## fairArb
module fairArb (
	input logic [15:0] bids,
	output logic [15:0] wins,
	input logic get_next_win,
	input logic clk,
	input logic rst
		);
For scale: about 23 flip-flops, ~0.0027 mm2 of cells after synthesis.
Settings: LEC_CHECK=0, ABC_AREA=1, CAP_MARGIN=20, CORE_MARGIN=2, CORE_UTILIZATION=60, CTS_CLUSTER_DIAMETER=239, CTS_CLUSTER_SIZE=95, PLACE_DENSITY=0.37, SLEW_MARGIN=20, TNS_END_PERCENT=5; clock period 3.81 ns.
run.sh (not shown) runs the stock make flow with config.mk's settings and CLKGATE_MAP_FILE=.
Edit:
ABC_AREA = unset   (was 1)
CORE_UTILIZATION = 12   (was 60)
CTS_CLUSTER_DIAMETER = unset   (was 239)
CTS_CLUSTER_SIZE = unset   (was 95)
PLACE_DENSITY = unset   (was 0.37)
TNS_END_PERCENT = unset   (was 5)
clock period = 5.24 ns   (was 3.81 ns; I/O delays follow)
=> The changed run produced a clean layout; setup slack improves by 0.45 ns; first-iteration DRC count decreases by 49%; critical path depth decreases by 4; global-route usage decreases by 32 points; die size increases to 4.7 times its value; synthesized cell count decreases by 29%; routed wire length increases by 15%.
Edit:
CORE_UTILIZATION = 40   (was 12)
clock period = 4.0 ns   (was 5.24 ns; I/O delays follow)
Result:
- sequential power grows by 31%
- setup slack degrades by 0.43 ns
- routed wire length came out lower by 4.5%
- utilization went up by 40 points
- power increases by 24%
- final area goes up by 2.9%
- global-route usage climbs by 21 points
- final cell count went down by 22%
- non-clock buffer count rose by 52

========
## wip/sierra
fairArb again, from the RTL that the note above started with.
Design fairArb, start of the top module:
module fairArb (
	input logic [15:0] bids,
	output logic [15:0] wins,
	input logic get_next_win,
	input logic clk,
	input logic rst
		);
	parameter SIZE = 3;
	parameter S0=3'b000, S1=3'b001, S2=3'b010, S3=3'b011, S4=3'b100, S5=3'b101, S6=3'b110;
	logic [SIZE-1:0] state;
	logic [SIZE-1:0] next_state;
	logic [3:0] dec1;
	logic [3:0] dec2;
	logic [15:0] bid1;
	logic [15:0] bid2;
	logic [15:0] b [15:0];
	logic [15:0] d [15:0];
	logic [15:0] out_check;
	logic [3:0] new_priority;
	logic [3:0] pr_in;
	logic [15:0] bids_cycle_f;
	logic [3:0] priority_f;
	logic [3:0] priority_d;
	logic [15:0] wins_d;
	logic sB, sD;
	logic [1:0] sC;
	always @ (*) begin
		case (sC)
			2'b00: priority_d = dec2;
			2'b01: priority_d = priority_f;
			2'b10: priority_d = pr_in;
			2'b11: priority_d = 0;
		endcase
	end
	always @ (*) begin
		case (sB)
			1'b0: wins_d = bid1;
			1'b1: wins_d = bid2;
		endcase
	end
	always @ (*) begin
		case (sD)
			1'b0: begin
				bid2 = out_check;
				pr_in = new_priority + 1;
			end
			1'b1: begin
				bid2 = d[priority_f];
				pr_in = priority_f + 1;
			end
		endcase
	end
	always @ (*) begin
		bids_cycle_f = bids;
		next_state = S0;
		new_priority = 4'd0;
		out_check = 16'd0;
		if ((bids_cycle_f & 16'd1) != 16'b0) begin
			bid1 = 16'd1;
  ...
Settings: LEC_CHECK=0, CAP_MARGIN=10, CORE_ASPECT_RATIO=0.88, CORE_MARGIN=2, CORE_UTILIZATION=40, GPL_TIMING_DRIVEN=0, MIN_ROUTING_LAYER=met1, PLACE_DENSITY_LB_ADDON=0.26, SLEW_MARGIN=20, TNS_END_PERCENT=5; clock period 4.0 ns.
#### Input delta (wip/quartz over wip/sierra)
- GPL_TIMING_DRIVEN no longer set, was 0
- TNS_END_PERCENT no longer set, was 5
[summary]
Total wire length after detailed routing: wip/sierra and wip/quartz compared, higher one is wip/sierra
Diff wip/sierra -> wip/quartz: core occupancy in the finished layout now larger, worst setup slack up 0.11 ns.
wip/quartz vs wip/sierra — clock skew rose 0.0052 ns.
STATUS headroom to the max-slew limit: wip/quartz wins against wip/sierra
NOTE: tightest hold margin in wip/quartz exceeds that of wip/sierra
Summary of wip/quartz over wip/sierra: wire length per cell after detailed routing down about 11%, proportion of cell area occupied by registers down 0.87 points.
Inputs modified between wip/quartz and wip/raven:
- PLACE_DENSITY_LB_ADDON no longer set, was 0.26
- CAP_MARGIN now 20, was 10
- TNS_END_PERCENT now 5, previously not set
- CORE_UTILIZATION now 57, was 40
- MIN_ROUTING_LAYER no longer set, was met1
- SETUP_SLACK_MARGIN now 0.71, previously not set
- CORE_ASPECT_RATIO no longer set, was 0.88
### Flow results
On sequential share of power: wip/raven sits below wip/quartz.
wip/raven -> wip/quartz: flip-flop and latch count delta 0, exact match
Final area: wip/raven and wip/quartz compared, lower one is wip/quartz
Re unique cell type count in the Yosys netlist: no difference whatsoever between wip/raven and wip/quartz.
In wip/raven, the clock tree buffer count of the final layout came out 1 above the value in wip/quartz.
When wip/raven is measured against wip/quartz, its leakage dissipation turns out 14% higher.
wip/raven against wip/quartz: layout-stage area growth over the synthesis result saw an increase, number of global-route vias before repair moved up.
Compared with wip/quartz, wip/raven has extra setup slack.
Edits applied to the flow inputs when going from wip/raven to wip/nickel:
- CORE_MARGIN: 2 -> 9
- PLACE_DENSITY: unset -> 0.35
- CTS_CLUSTER_SIZE: unset -> 99
- CORE_UTILIZATION: 57 -> 40
- CTS_CLUSTER_DIAMETER: unset -> 344
- ABC_AREA: unset -> 1
- SETUP_SLACK_MARGIN: 0.71 -> unset
- CORE_ASPECT_RATIO: unset -> 0.5
[summary]
- Every run in the comparison, wip/raven and wip/nickel, completed the flow with a clean layout.
- Sort wip/raven and wip/nickel by leakage power, ascending, and wip/raven comes first.
- When wip/nickel is set beside wip/raven, its number of tap cells inserted turns out to be about 60% larger.
- Of wip/raven and wip/nickel, the higher count of mapped cells out of synthesis belongs to wip/nickel.
- Area fraction in and, or, nand and nor cells for wip/nickel: 20 points up relative to wip/raven
- From wip/raven to wip/nickel the numbers moved as follows: yosys synthesis chip area level, final RePlAce weighted congestion moved down, power density over the cells moved up, via count moved down.
- Delta (wip/nickel minus wip/raven): worst setup slack rose by 0.048 ns; non-clock buffer count fell by 63%.

========
fairArb again, from the RTL that the note above started with.
Settings: LEC_CHECK=0, ABC_AREA=1, CAP_MARGIN=5, CELL_PAD_IN_SITES_DETAIL_PLACEMENT=2, CELL_PAD_IN_SITES_GLOBAL_PLACEMENT=3, CORE_MARGIN=3, CORE_UTILIZATION=51, CTS_CLUSTER_DIAMETER=174, CTS_CLUSTER_SIZE=79, GPL_ROUTABILITY_DRIVEN=1, GPL_TIMING_DRIVEN=0, HOLD_SLACK_MARGIN=0.24, MAX_ROUTING_LAYER=met5, MIN_ROUTING_LAYER=met2, PLACE_DENSITY_LB_ADDON=0.09, SETUP_SLACK_MARGIN=0.11, SLEW_MARGIN=20, TNS_END_PERCENT=85; clock period 5.56 ns.
The starting point died in global placement without I/O (3_1_place_gp_skip_io) on FLW-0024.
Then changed:
==> flow/config.mk (replaced) <==
export PLATFORM = sky130hd
export DESIGN_NAME = fairArb
export DESIGN_NICKNAME = fairArb
export VERILOG_FILES = /design/flow/design.v
export SDC_FILE = /design/flow/constraint.sdc
export NUM_CORES = 4
export LEC_CHECK = 0
export CAP_MARGIN = 20
export CORE_MARGIN = 2
export CORE_UTILIZATION = 58
export SLEW_MARGIN = 20
==> flow/constraint.sdc (replaced) <==
create_clock -name core_clock -period 3.47 [get_ports {clk}]
set_input_delay 0.6940 -clock core_clock [delete_from_list [all_inputs] [get_ports {clk}]]
set_output_delay 0.6940 -clock core_clock [all_outputs]
set_load 0.01 [all_outputs]
The new run died in global routing (5_1_grt).
Die size decreases by 16%.
Area after synthesis barely changes.
Synthesized cell count shrinks by 29%.
Then changed:
--- a/flow/config.mk
+++ b/flow/config.mk
@@ -10 +10,2 @@
-export CORE_UTILIZATION = 58
+export CORE_UTILIZATION = 57
+export SETUP_SLACK_MARGIN = 0.65
@@ -11,0 +13 @@
+export TNS_END_PERCENT = 5
==> flow/constraint.sdc (replaced) <==
create_clock -name core_clock -period 4.0 [get_ports {clk}]
set_input_delay 0.8000 -clock core_clock [delete_from_list [all_inputs] [get_ports {clk}]]
set_output_delay 0.8000 -clock core_clock [all_outputs]
set_load 0.01 [all_outputs]
Result: Now the flow completed with no timing, DRC or antenna violations; area after synthesis does not change; die size increases slightly; synthesized cell count stays the same.

========
fairArb again, from the RTL that the note above started with.
clock: 2.26 ns
lec_check: 0
abc_area: 1
cap_margin: 10
core_margin: 2
core_utilization: 72
cts_cluster_size: 72
setup_slack_margin: 0.67
slew_margin: 20
The first run did not get past 3_3_place_gp on GPL-0301.
==> next run, changes <==
--- a/flow/config.mk
+++ b/flow/config.mk
@@ -9 +9 @@
-export CAP_MARGIN = 10
+export CAP_MARGIN = 20
@@ -11,3 +11,2 @@
-export CORE_UTILIZATION = 72
-export CTS_CLUSTER_SIZE = 72
-export SETUP_SLACK_MARGIN = 0.67
+export CORE_UTILIZATION = 64
+export SETUP_SLACK_MARGIN = -0.2
==> flow/constraint.sdc (replaced) <==
create_clock -name core_clock -period 3.09 [get_ports {clk}]
set_input_delay 0.6180 -clock core_clock [delete_from_list [all_inputs] [get_ports {clk}]]
set_output_delay 0.6180 -clock core_clock [all_outputs]
set_load 0.01 [all_outputs]
What happened: This time the run finished with negative setup slack left; die size climbs by 12%; synthesized area is unchanged; synthesized cell count is unchanged.
==> next run, changes <==
--- a/flow/config.mk
+++ b/flow/config.mk
@@ -8 +7,0 @@
-export ABC_AREA = 1
@@ -11,2 +10,2 @@
-export CORE_UTILIZATION = 64
-export SETUP_SLACK_MARGIN = -0.2
+export CORE_UTILIZATION = 58
+export SETUP_SLACK_MARGIN = -0.25
==> flow/constraint.sdc (replaced) <==
create_clock -name core_clock -period 2.72 [get_ports {clk}]
set_input_delay 0.5440 -clock core_clock [delete_from_list [all_inputs] [get_ports {clk}]]
set_output_delay 0.5440 -clock core_clock [all_outputs]
set_load 0.01 [all_outputs]
Effect: The new run ended with an error in 4_1_cts with DPL-0038; synthesized area stays flat; die area climbs by roughly a tenth; synthesized cell count drops by a quarter to a third.
==> next run, changes <==
--- a/flow/config.mk
+++ b/flow/config.mk
@@ -10,2 +10 @@
-export CORE_UTILIZATION = 58
-export SETUP_SLACK_MARGIN = -0.25
+export CORE_UTILIZATION = 40
==> flow/constraint.sdc (replaced) <==
create_clock -name core_clock -period 3.51 [get_ports {clk}]
set_input_delay 0.7020 -clock core_clock [delete_from_list [all_inputs] [get_ports {clk}]]
set_output_delay 0.7020 -clock core_clock [all_outputs]
set_load 0.01 [all_outputs]
Outcome: With this change the flow produced a clean layout; synthesized area does not change; die area climbs by 42%; synthesized cell count does not change.
==> next run, changes <==
--- a/flow/config.mk
+++ b/flow/config.mk
@@ -10,0 +11 @@
+export MAX_ROUTING_LAYER = met4
@@ -11,0 +13 @@
+export TNS_END_PERCENT = 85
==> flow/constraint.sdc (replaced) <==
create_clock -name core_clock -period 4.0 [get_ports {clk}]
set_input_delay 0.8000 -clock core_clock [delete_from_list [all_inputs] [get_ports {clk}]]
set_output_delay 0.8000 -clock core_clock [all_outputs]
set_load 0.01 [all_outputs]
=> The changed run finished clean. Total power went down by about a fifth. Global-route usage went up by 0.98 points. Wire length went down by a few percent. Utilization went down by 8.6 points.
==> next run, changes <==
--- a/flow/config.mk
+++ b/flow/config.mk
@@ -9 +9 @@
-export CORE_MARGIN = 2
+export CORE_MARGIN = 9
@@ -11 +11,2 @@
-export MAX_ROUTING_LAYER = met4
+export CTS_CLUSTER_DIAMETER = 344
+export CTS_CLUSTER_SIZE = 99
@@ -13 +14 @@
-export TNS_END_PERCENT = 85
+export TNS_END_PERCENT = 5
Effect:
- final area came out lower by 2.1%
- total power fell by 2.0%
- final cell count goes down by 2.0%
- synthesized area does not change
- sequential share of layout area increases by 0.27 points
- critical path depth is unchanged
- die area grows by 35%
- first-iteration DRC count decreases by 13%
No activity file was given, so power comes from the tool's default toggle rates.
